// single_cycle_mips_32
module single_cycle_mips_32(clk, rst, imem_addr, imem_rdata, dmem_addr,
	dmem_wdata, dmem_we, dmem_rdata);
For scale: about 1,000 flip-flops.
clock: 6.34 ns
lec_check: 0
cap_margin: 20
core_margin: 2
core_utilization: 65
cts_cluster_size: 52
setup_slack_margin: -0.2
slew_margin: 20
run.sh (not shown) runs the stock make flow with config.mk's settings and CLKGATE_MAP_FILE=.
The starting point did not get past global routing (5_1_grt) (ODB-0269).
Rerun with:
CORE_UTILIZATION = 40   (was 65)
CTS_CLUSTER_SIZE = not set   (was 52)
SETUP_SLACK_MARGIN = not set   (was -0.2)
clock period = 11.4 ns   (was 6.34 ns; I/O delays follow)
Outcome: With this change the flow completed without violations; die area is higher by about 60%; area after synthesis stays the same; synthesized cell count does not change.
Rerun with:
CORE_UTILIZATION = 65   (was 40)
CTS_CLUSTER_SIZE = 55   (was not set)
PLACE_DENSITY_LB_ADDON = 0.0   (was not set)
clock period = 6.33 ns   (was 11.4 ns; I/O delays follow)
The changed run never finished: it broke off in global routing (5_1_grt) with GRT-0232.
Synthesized cell count stays the same.
Synthesized area does not change.
Die area drops by 38%.
Rerun with:
CORE_UTILIZATION = 72   (was 65)
CTS_CLUSTER_DIAMETER = 390   (was not set)
CTS_CLUSTER_SIZE = 93   (was 55)
PLACE_DENSITY = 0.39   (was not set)
PLACE_DENSITY_LB_ADDON = not set   (was 0.0)
TNS_END_PERCENT = 5   (was not set)
clock period = 5.65 ns   (was 6.33 ns; I/O delays follow)
What happened: The changed run died in global routing (5_1_grt); synthesized cell count does not change; die size drops by 9.6%; synthesized area is unchanged.

Setup of job 902:
The RTL this note starts from:
==> flow/design.v <==
`timescale 1 ns / 100 ps
module sign_ext_16_32(d, q);
	input [15:0] d;
	output [31:0] q;
	assign q = { {16{d[15]}}, d};
endmodule
`timescale 1ns/1ps
module alu(alucont, rd1, rd2, res, zero);
	input [3:0] alucont;
	input [31:0] rd1;
	input [31:0] rd2;
	output reg [31:0] res;
	output wire zero;
	localparam AND 	= 4'b0000;
	localparam OR 	= 4'b0001;
	localparam ADD 	= 4'b0010;
	localparam SUB 	= 4'b0110;
	localparam SLT 	= 4'b0111;
	localparam NOR 	= 4'b1100;
	always @(*) begin
		case(alucont)
			AND		: begin
				res = rd1 & rd2;
			end
			OR 		: begin
				res = rd1 | rd2;
			end
			ADD 	: begin
				res = rd1 + rd2;
			end
			SUB 	: begin
				res = rd1 - rd2;
			end
			SLT 	: begin
				res = (rd1 < rd2) ? 1 : 0;
			end
			NOR 	: begin
				res = ~(rd1 | rd2);
			end
			default	: begin
				res = 32'b0;
			end
		endcase
	end
	assign zero = ~(|res);
endmodule
`timescale 1ns/1ns
module register_file(clk, ra1, ra2, wa, wd, rd1, rd2, regwrite);
	input clk;
	input [4:0] ra1;
	input [4:0] ra2;
	input [4:0] wa;
	input [31:0] wd;
	output reg [31:0] rd1;
	output reg [31:0] rd2;
	input regwrite;
	reg [31:0] memory [1:31];
	always @(*) begin
		rd1 = (ra1 == 5'd0) ? 32'b0 : memory[ra1];
		rd2 = (ra2 == 5'd0) ? 32'b0 : memory[ra2];
	end
	always @(posedge clk) begin
		if(regwrite && (wa != 5'd0))
			memory[wa] <= wd;	
	end
endmodule
`timescale 1ns/1ns
module single_cycle_mips_32(clk, rst, imem_addr, imem_rdata, dmem_addr,
	dmem_wdata, dmem_we, dmem_rdata);
	input clk;
	input rst;
	output [31:0] imem_addr;
	input [31:0] imem_rdata;
	output [31:0] dmem_addr;
	output [31:0] dmem_wdata;
	output dmem_we;
	input [31:0] dmem_rdata;
	localparam R_TYPE 		= 6'b000000;
	localparam LOAD_WORD 	= 6'b100011;
	localparam STORE_WORD 	= 6'b101011;
	localparam BRANCH_EQ	= 6'b000100;
	localparam JUMP 		= 6'b000010;
	reg RegDst;
	reg Branch;
	reg MemRead;
	reg MemToReg;
	reg [1:0] AluOP;
	reg MemWrite;
	reg ALUSrc;
	reg RegWrite;
	reg Jump;
	wire [31:0] instruction;
	always @(*) begin
		case(instruction[31:26])
			R_TYPE 	: begin
				RegDst <= 1'b1;
				ALUSrc <= 1'b0;
				MemToReg <= 1'b0;
				RegWrite <= 1'b1;
				MemRead <= 1'b0;
				MemWrite <= 1'b0;
				Branch <= 1'b0;
				AluOP <= 2'b10;
				Jump <= 1'b0;
			end
			LOAD_WORD 	: begin
				RegDst <= 1'b0;
				ALUSrc <= 1'b1;
				MemToReg <= 1'b1;
				RegWrite <= 1'b1;
				MemRead <= 1'b1;
				MemWrite <= 1'b0;
				Branch <= 1'b0;
				AluOP <= 2'b00;
				Jump <= 1'b0;
			end
			STORE_WORD 	: begin
				RegDst <= 1'b0;
				ALUSrc <= 1'b1;
				MemToReg <= 1'b0;
				RegWrite <= 1'b0;
				MemRead <= 1'b0;
				MemWrite <= 1'b1; 
				Branch <= 1'b0;
				AluOP <= 2'b00;
				Jump <= 1'b0;
			end
			BRANCH_EQ 	: begin
				RegDst <= 1'b0;
				ALUSrc <= 1'b0;
				MemToReg <= 1'b0;
				RegWrite <= 1'b0;
				MemRead <= 1'b0;
				MemWrite <= 1'b0;
				Branch = 1'b1;
				AluOP <= 2'b01;
				Jump <= 1'b0;
			end
			JUMP 	: begin
				RegDst <= 1'b0;
				ALUSrc <= 1'b0;
				MemToReg <= 1'b0;
				RegWrite <= 1'b0;
				MemRead <= 1'b0;
				MemWrite <= 1'b0;
				Branch = 1'b0;
				AluOP <= 2'b00;
				Jump <= 1'b1;
			end
			default begin
				RegDst <= 1'b0;
				ALUSrc <= 1'b0;
				MemToReg <= 1'b0;
				RegWrite <= 1'b0;
				MemRead <= 1'b0;
				MemWrite <= 1'b0;
				Branch = 1'b0;
				AluOP <= 2'b00;
				Jump <= 1'b0;
			end
		endcase
	end
	wire [31:0] next_instruction;
	reg [31:0] program_counter;
	always @(posedge clk or posedge rst) begin
		if (rst) begin
			program_counter <= 32'b0;
		end
		else begin
			program_counter <= next_instruction;	
		end
	end
	wire [31:0] program_counter_plus_4;
	assign program_counter_plus_4 = program_counter + 4;
	assign imem_addr = program_counter;
	assign instruction = imem_rdata;
	wire [4:0] write_address;
	assign write_address = RegDst ? instruction[15:11] : instruction[20:16];
	wire [31:0] write_data;
	wire [31:0] read_data_1;
	wire [31:0] read_data_2;
	register_file reg_file(
		.clk(clk),
		.ra1(instruction[25:21]),
		.ra2(instruction[20:16]),
		.wa(write_address),
		.wd(write_data),
		.rd1(read_data_1),
		.rd2(read_data_2),
		.regwrite(RegWrite)
		);
	wire [31:0] sign_extended_immediate_16;
	sign_ext_16_32 sign_ext(
		.d(instruction[15:0]),
		.q(sign_extended_immediate_16)
		);
	reg [3:0] alu_control;
	localparam AND 	= 4'b0000;
	localparam OR 	= 4'b0001;
	localparam ADD 	= 4'b0010;
	localparam SUB 	= 4'b0110;
	localparam SLT 	= 4'b0111;
	localparam NOR 	= 4'b1100;
	wire [5:0] funct_control;
	assign funct_control = instruction[5:0];
	always @(*) begin
		if (~AluOP[1] && ~AluOP[0]) begin
			alu_control <= ADD;
		end
		else if (AluOP[0]) begin
			alu_control <= SUB;
		end
		else if(AluOP[1]) begin
			if(funct_control[3:0] == 4'b0000)
				alu_control <= ADD;
			else if(funct_control[3:0] == 4'b0010)
				alu_control <= SUB;
			else if(funct_control[3:0] == 4'b0100)
				alu_control <= AND;
			else if(funct_control[3:0] == 4'b0101)
				alu_control <= OR;
			else if(funct_control[3:0] == 4'b1010)
				alu_control <= SLT;
			else if(funct_control[3:0] == 4'b0111)
				alu_control <= NOR;
			else
				alu_control <= 4'b0000;
		end
		else
			alu_control <= 4'b0000;
	end
	wire [31:0] alu_input_1;
	wire [31:0] alu_input_2;
	wire [31:0] alu_result;
	wire alu_zero;
	assign alu_input_1 = read_data_1;
	assign alu_input_2 = ALUSrc ? sign_extended_immediate_16 : read_data_2;
	alu alu(
		.alucont(alu_control),
		.rd1(alu_input_1),
		.rd2(alu_input_2),
		.res(alu_result),
		.zero(alu_zero)
		);
	wire [31:0] address_calc;
	wire [31:0] immediate_shift_left_2;
	wire PCSrc;
	wire [31:0] pre_jump_inst;
	wire [31:0] jump_address;
	assign jump_address = {program_counter_plus_4[31:28], instruction[25:0], 2'b0};
	assign PCSrc = Branch & alu_zero;
	assign immediate_shift_left_2 = {sign_extended_immediate_16[29:0], 2'b0};
	assign address_calc = program_counter_plus_4 + immediate_shift_left_2;
	assign pre_jump_inst = PCSrc ? address_calc : program_counter_plus_4;
	assign next_instruction = Jump ? jump_address : pre_jump_inst;
	wire [31:0] data_mem_data;
	assign dmem_addr = alu_result;
	assign dmem_wdata = read_data_2;
	assign dmem_we = MemWrite;
	assign data_mem_data = dmem_rdata;
	assign write_data = MemToReg ? data_mem_data : alu_result;
endmodule
clock: 5.65 ns
lec_check: 0
cap_margin: 20
core_margin: 2
core_utilization: 72
cts_cluster_diameter: 390
cts_cluster_size: 93
place_density: 0.39
setup_slack_margin: 1.39
slew_margin: 20
Stage in which a tool error killed job 902: global routing.
Modified inputs, job 3035 compared to job 902
Settings: CORE_UTILIZATION changed from 72 to 28; CTS_CLUSTER_SIZE removed (was 93); CTS_CLUSTER_DIAMETER removed (was 390); SETUP_SLACK_MARGIN removed (was 1.39); PLACE_DENSITY removed (was 0.39); the clock period (ns, I/O delays scaled along) changed from 5.65 to 13.3.
### Flow results
- Across job 902 and job 3035, a clean result was obtained everywhere but in job 902.
- Job 902 did not make it past global routing, where a tool error ended it.
- Cell count listed in synth_stat.txt: job 3035 vs job 902 identical
- Delta(die size, job 3035 - job 902) > 0
- Relative to job 902, count of placed standard cells including taps increased by about 19% in job 3035.
- Job 3035 ends up with higher width of the chip than job 902 does.
- Looking at core utilization at floorplan, job 3035 sits below job 902.
- Summary of job 3035 over job 902: die extent in y has increased, number of H-tree levels +2, sum of net half-perimeters after detailed placement now smaller, minimum setup slack after placement increased 4.08 ns.
What job 864 does differently from job 3035 at the input level:
Settings: swapping 28 for 65 in CORE_UTILIZATION; putting CTS_CLUSTER_SIZE at 52 where nothing was set; putting SETUP_SLACK_MARGIN at 1.84 where nothing was set; swapping 13.3 for 6.34 in the clock period (ns, I/O delays scaled along).
--- outcome ---
Job 864 did not finish; the tool stopped in global routing with error ODB-0269.
Taking job 3035 as the reference point, the effective utilization at floorplan of job 864 rises by 38 points.
Post-cts repair resize count (job 864 over job 3035): increase, 497
Against job 3035, worst setup slack after placement in job 864 came out worse.
Summary of the comparison: number of rows created at floorplan is lower in job 864, relative to job 3035.
Relative to job 3035, die span in y has decreased by 34% in job 864.
Going from job 3035 to job 864, share of flip-flops with an asynchronous set or reset after synthesis held steady; area after synthesis about even; HPWL reported at the end of detailed placement moved up.
